run A:
// top_module
module top_module (
    clk,
    rst,
    X,
    n,
    start,
    Y,
    valid,
    ready,
    overflow,
    error
);
==> flow/config.mk <==
export PLATFORM = sky130hd
export DESIGN_NAME = top_module
export DESIGN_NICKNAME = top_module
export VERILOG_FILES = /design/flow/design.v
export SDC_FILE = /design/flow/constraint.sdc
export NUM_CORES = 4
export LEC_CHECK = 0
export ABC_AREA = 1
export CAP_MARGIN = 20
export CORE_MARGIN = 2
export CORE_UTILIZATION = 72
export CTS_CLUSTER_DIAMETER = 224
export CTS_CLUSTER_SIZE = 37
export HOLD_SLACK_MARGIN = 0.29
export PLACE_DENSITY_LB_ADDON = 0.05
export SLEW_MARGIN = 20
==> flow/constraint.sdc <==
create_clock -name core_clock -period 8.18 [get_ports {clk}]
set_input_delay 1.6360 -clock core_clock [delete_from_list [all_inputs] [get_ports {clk}]]
set_output_delay 1.6360 -clock core_clock [all_outputs]
set_load 0.01 [all_outputs]
run.sh (not shown) runs the stock make flow with config.mk's settings and CLKGATE_MAP_FILE=.
The log for run A ends in 5_1_grt with error GRT-0232, so the run never completed.
Input-level comparison between run B and run A:
Settings: ABC_AREA no longer set, was 1; PLACE_DENSITY_LB_ADDON now 0.21, was 0.05; CORE_UTILIZATION now 40, was 72; CTS_CLUSTER_DIAMETER no longer set, was 224; CTS_CLUSTER_SIZE no longer set, was 37; HOLD_SLACK_MARGIN no longer set, was 0.29; SETUP_SLACK_MARGIN now -1.24, previously not set; the clock period (ns, I/O delays scaled along) now 15.0, was 8.18.
--- outcome ---
[flow] run B | stages: complete | final checks: fail | reason: negative setup slack
Run B ends up with higher share of synthesized cell area in full adder, half adder and majority cells than run A does.
Between run A and run B, post-CTS setup buffer count decreased.
Taking run A as the reference, in run B x dimension of the die now larger; share of synthesized area occupied by flip-flops and latches now larger; die height now larger.
Re multiplexer share of the synthesized area: run B is 0.46 points up on run A.
Compared with run A, in run B area reported by Yosys stat -about 4.6%, total die area +46,000 um2, count of instantiated cells in the yosys netlist -18%, count of mapped cells out of synthesis -1,029.
> inputs changed (run B -> run C)
Settings: PLACE_DENSITY_LB_ADDON: 0.21 -> 0.01; CORE_UTILIZATION: 40 -> 72; SETUP_SLACK_MARGIN: -1.24 -> unset; the clock period (ns, I/O delays scaled along): 15.0 -> 11.7.
### Flow results
No crash in run C: every stage finished, but the layout fails its final checks due to negative setup slack.
Summary of run C over run B: detailed-route vias per instance has increased, clock skew held, final area rose by 3700 um2.
Comparing run C and run B, the lower wire length is on run B.
The number of tap instances in run C was lower than what run B gave.
NOTE: area taken by flip-flops and latches in run C exceeds that of run B
The sequential share of layout area number comes out lower for run C vs run B.

---

## nickel
Starting RTL as in the previous note.
export LEC_CHECK = 0
export ABC_AREA = 1
export CAP_MARGIN = 20
export CELL_PAD_IN_SITES_DETAIL_PLACEMENT = 2
export CELL_PAD_IN_SITES_GLOBAL_PLACEMENT = 3
export CORE_MARGIN = 5
export CORE_UTILIZATION = 59
export CTS_CLUSTER_DIAMETER = 303
export CTS_CLUSTER_SIZE = 11
export GPL_ROUTABILITY_DRIVEN = 0
export MAX_ROUTING_LAYER = met5
export MIN_ROUTING_LAYER = met2
export SLEW_MARGIN = 15
export TNS_END_PERCENT = 30
create_clock -name core_clock -period 8.0 [get_ports {clk}]
Stage in which a tool error killed nickel: global placement without I/O.
> inputs changed (nickel -> zinc)
==> flow/config.mk <==
export PLATFORM = sky130hd
export DESIGN_NAME = top_module
export DESIGN_NICKNAME = top_module
export VERILOG_FILES = /design/flow/design.v
export SDC_FILE = /design/flow/constraint.sdc
export NUM_CORES = 4
export LEC_CHECK = 0
export ABC_AREA = 0
export CAP_MARGIN = 20
export CORE_MARGIN = 2
export CORE_UTILIZATION = 59
export CTS_CLUSTER_DIAMETER = 303
export CTS_CLUSTER_SIZE = 54
export GPL_ROUTABILITY_DRIVEN = 1
export GPL_TIMING_DRIVEN = 1
export MIN_ROUTING_LAYER = met1
export PLACE_DENSITY = 0.91
export SETUP_SLACK_MARGIN = -0.79
export SLEW_MARGIN = 20
export TNS_END_PERCENT = 35
==> comparison <==
zinc never completed; the flow aborted with a tool error in global routing. Per the comparison of zinc with nickel, total die area shows a reduction of 8.4%; post-synthesis chip area from yosys shows a reduction of 4.6%; part of the Yosys area used for sequential elements shows an increase of 0.73 points; synthesized cell count shows a reduction of 18%.
Input-level comparison between xenon and zinc:
==> flow/config.mk <==
export PLATFORM = sky130hd
export DESIGN_NAME = top_module
export DESIGN_NICKNAME = top_module
export VERILOG_FILES = /design/flow/design.v
export SDC_FILE = /design/flow/constraint.sdc
export NUM_CORES = 4
export LEC_CHECK = 0
export CAP_MARGIN = 20
export CORE_MARGIN = 2
export CORE_UTILIZATION = 40
export SLEW_MARGIN = 20
==> flow/constraint.sdc <==
create_clock -name core_clock -period 14.5 [get_ports {clk}]
set_input_delay 2.9000 -clock core_clock [delete_from_list [all_inputs] [get_ports {clk}]]
set_output_delay 2.9000 -clock core_clock [all_outputs]
set_load 0.01 [all_outputs]
### Flow results
- xenon: full flow OK, the timing, DRC and antenna checks passed
- Sort xenon and zinc by width of the chip, ascending, and zinc comes first.
- NOTE: depth of the CTS H-tree in xenon exceeds that of zinc
- Diff zinc -> xenon | post-CTS setup-driven buffer insertion count | decrease of 70
[inputs] raven vs xenon
diff --git a/flow/config.mk b/flow/config.mk
--- a/flow/config.mk
+++ b/flow/config.mk
@@ -7,0 +8 @@
+export ABC_AREA = 1
@@ -10 +11,3 @@
-export CORE_UTILIZATION = 40
+export CORE_UTILIZATION = 71
+export CTS_CLUSTER_SIZE = 40
+export PLACE_DENSITY_LB_ADDON = 0.06
==> flow/constraint.sdc <==
create_clock -name core_clock -period 10.6 [get_ports {clk}]
set_input_delay 2.1200 -clock core_clock [delete_from_list [all_inputs] [get_ports {clk}]]
set_output_delay 2.1200 -clock core_clock [all_outputs]
set_load 0.01 [all_outputs]
Notes after the runs:
Compared with xenon, raven degrades first-iteration DRC count.
Going from xenon to raven, number of cells in the yosys synthesis report grew by more than 10%.
xenon reached the final stage; the timing, DRC and antenna checks on its layout passed.
Although raven finished all stages, its layout failed final checks on setup timing.
The post-synthesis to final-layout area growth number comes out lower for xenon vs raven.
Diff xenon -> raven: number of cells produced by synthesis grew by about 23%, met1 global-route usage grew by 25 points, via count of the first global-routing pass grew by 35%, smallest setup slack after layout shrank by 1.69 ns, clock-buffer cell count shrank by 11.
Cmp xenon and raven / width of the chip / lower: raven

---

## tundra
top_module again, from the RTL that the note above started with.
Settings: LEC_CHECK=0, ABC_AREA=1, CAP_MARGIN=0, CELL_PAD_IN_SITES_DETAIL_PLACEMENT=2, CELL_PAD_IN_SITES_GLOBAL_PLACEMENT=3, CORE_MARGIN=5, CORE_UTILIZATION=59, CTS_CLUSTER_DIAMETER=303, CTS_CLUSTER_SIZE=83, GPL_ROUTABILITY_DRIVEN=0, MAX_ROUTING_LAYER=met5, MIN_ROUTING_LAYER=met2, SLEW_MARGIN=40, TNS_END_PERCENT=30; clock period 8.0 ns.
tundra: aborted in global placement without I/O (3_1_place_gp_skip_io) (tool error)
Changes in violet relative to tundra:
Settings: a change of CORE_MARGIN from 5 to 3; a change of CELL_PAD_IN_SITES_DETAIL_PLACEMENT from 2 to 1; a change of SLEW_MARGIN from 40 to 10; a change of CAP_MARGIN from 0 to 20; a deleted CELL_PAD_IN_SITES_GLOBAL_PLACEMENT that had been 3; a deleted ABC_AREA that had been 1; a deleted TNS_END_PERCENT that had been 30; a deleted CTS_CLUSTER_DIAMETER that had been 303; a change of CORE_UTILIZATION from 59 to 40; a change of CTS_CLUSTER_SIZE from 83 to 93; a deleted GPL_ROUTABILITY_DRIVEN that had been 0; a change of the clock period (ns, I/O delays scaled along) from 8.0 to 16.8.
--- outcome ---
violet did not stop at any stage, and its layout met the timing, DRC and antenna checks. violet vs. tundra: area after synthesis moved down, simple-gate share of the synthesized area moved down, number of standard cells after synthesis moved down. Compared to tundra, violet has area fraction in full adders, half adders and majority gates 2.1 points higher. Compared violet vs tundra, and post-synthesis compound-gate area fraction is up in violet. Summary of the comparison: floorplan core density is lower in violet, relative to tundra. Floorplan check, violet vs tundra: die outline larger in violet. Comparing violet and tundra, the higher share of the yosys chip area belonging to registers was measured on violet. Compared with tundra, violet shows chip area from the yosys synthesis statistics lower by 2100 sq um.
What juniper does differently from violet at the input level:
Settings: a deleted CTS_CLUSTER_SIZE that had been 93; a deleted MIN_ROUTING_LAYER that had been met2; a change of SLEW_MARGIN from 10 to 20; a deleted CELL_PAD_IN_SITES_DETAIL_PLACEMENT that had been 1; a deleted MAX_ROUTING_LAYER that had been met5; a change of CORE_UTILIZATION from 40 to 65; a change of CORE_MARGIN from 3 to 2; a change of the clock period (ns, I/O delays scaled along) from 16.8 to 12.3.
==> comparison <==
- Diff violet and juniper: global-route wire length before repair lower in juniper
- Diff violet and juniper: synthesis-to-layout area growth lower in violet
- Looking at routed length on met1, juniper sits 48 mm above violet.
- Of the two values seen for layer with the highest usage, met2 was produced by juniper and met3 by violet.
- violet ended up with dp.reg4.data_out[65] as its timing startpoint of the critical path; juniper ended up with dp.reg1.data_out[54].
- Going from violet to juniper, buffers plus inverters on the worst setup path picked up an extra 8; number of sequential cells in the layout now sits at about the same level; non-clock buffer count rose by 497; sequential cell area share now sits lower.
- Although it ran to completion, juniper produced a layout that fails the final checks because of setup timing.
- On juniper: maximum cell stage delay along the critical path is 0.19 ns lower than what violet gave.
- Relative to violet, maximum net fanout on the critical path decreased by 52 in juniper.
--- input diff juniper..quartz ---
Settings: CTS_CLUSTER_SIZE newly set to 40; CORE_UTILIZATION changed from 65 to 71; the clock period (ns, I/O delays scaled along) changed from 12.3 to 11.7.
### Flow results
quartz: complete, dirty (setup timing)
Route | quartz vs juniper | wire longer in quartz
Run comparison: juniper launching element of the worst setup path dp.reg1.data_out[54]; quartz launching element of the worst setup path dp.reg4.data_out[65]
quartz vs juniper — core area dropped 8.4%.
Between quartz and juniper, the fraction of area in clock buffers and inverters does not differ in any meaningful way.
Pin count of the biggest net entering global routing for quartz: 8 down relative to juniper
What lagoon does differently from quartz at the input level:
Settings: CORE_UTILIZATION: 71 -> 45; SETUP_SLACK_MARGIN: unset -> 1.47; CTS_CLUSTER_SIZE: 40 -> unset; the clock period (ns, I/O delays scaled along): 11.7 -> 7.6.
[summary]
Re number of setup buffers added after CTS: lagoon is 320% up on quartz. Worst-margin pin slew in lagoon is 0.18 ns below quartz. Diff quartz..lagoon | post-synthesis cell area | unchanged. Diff quartz -> lagoon: post-route worst setup slack decreased 3.36 ns. Per the comparison of lagoon with quartz, number of non-filler instances in the completed layout rose about 16%, final wirelength rose about 6%. The final report for lagoon shows a completed flow and a layout that fails verification, specifically setup timing. Taking quartz as the reference, in lagoon via count grew by 1.4%.
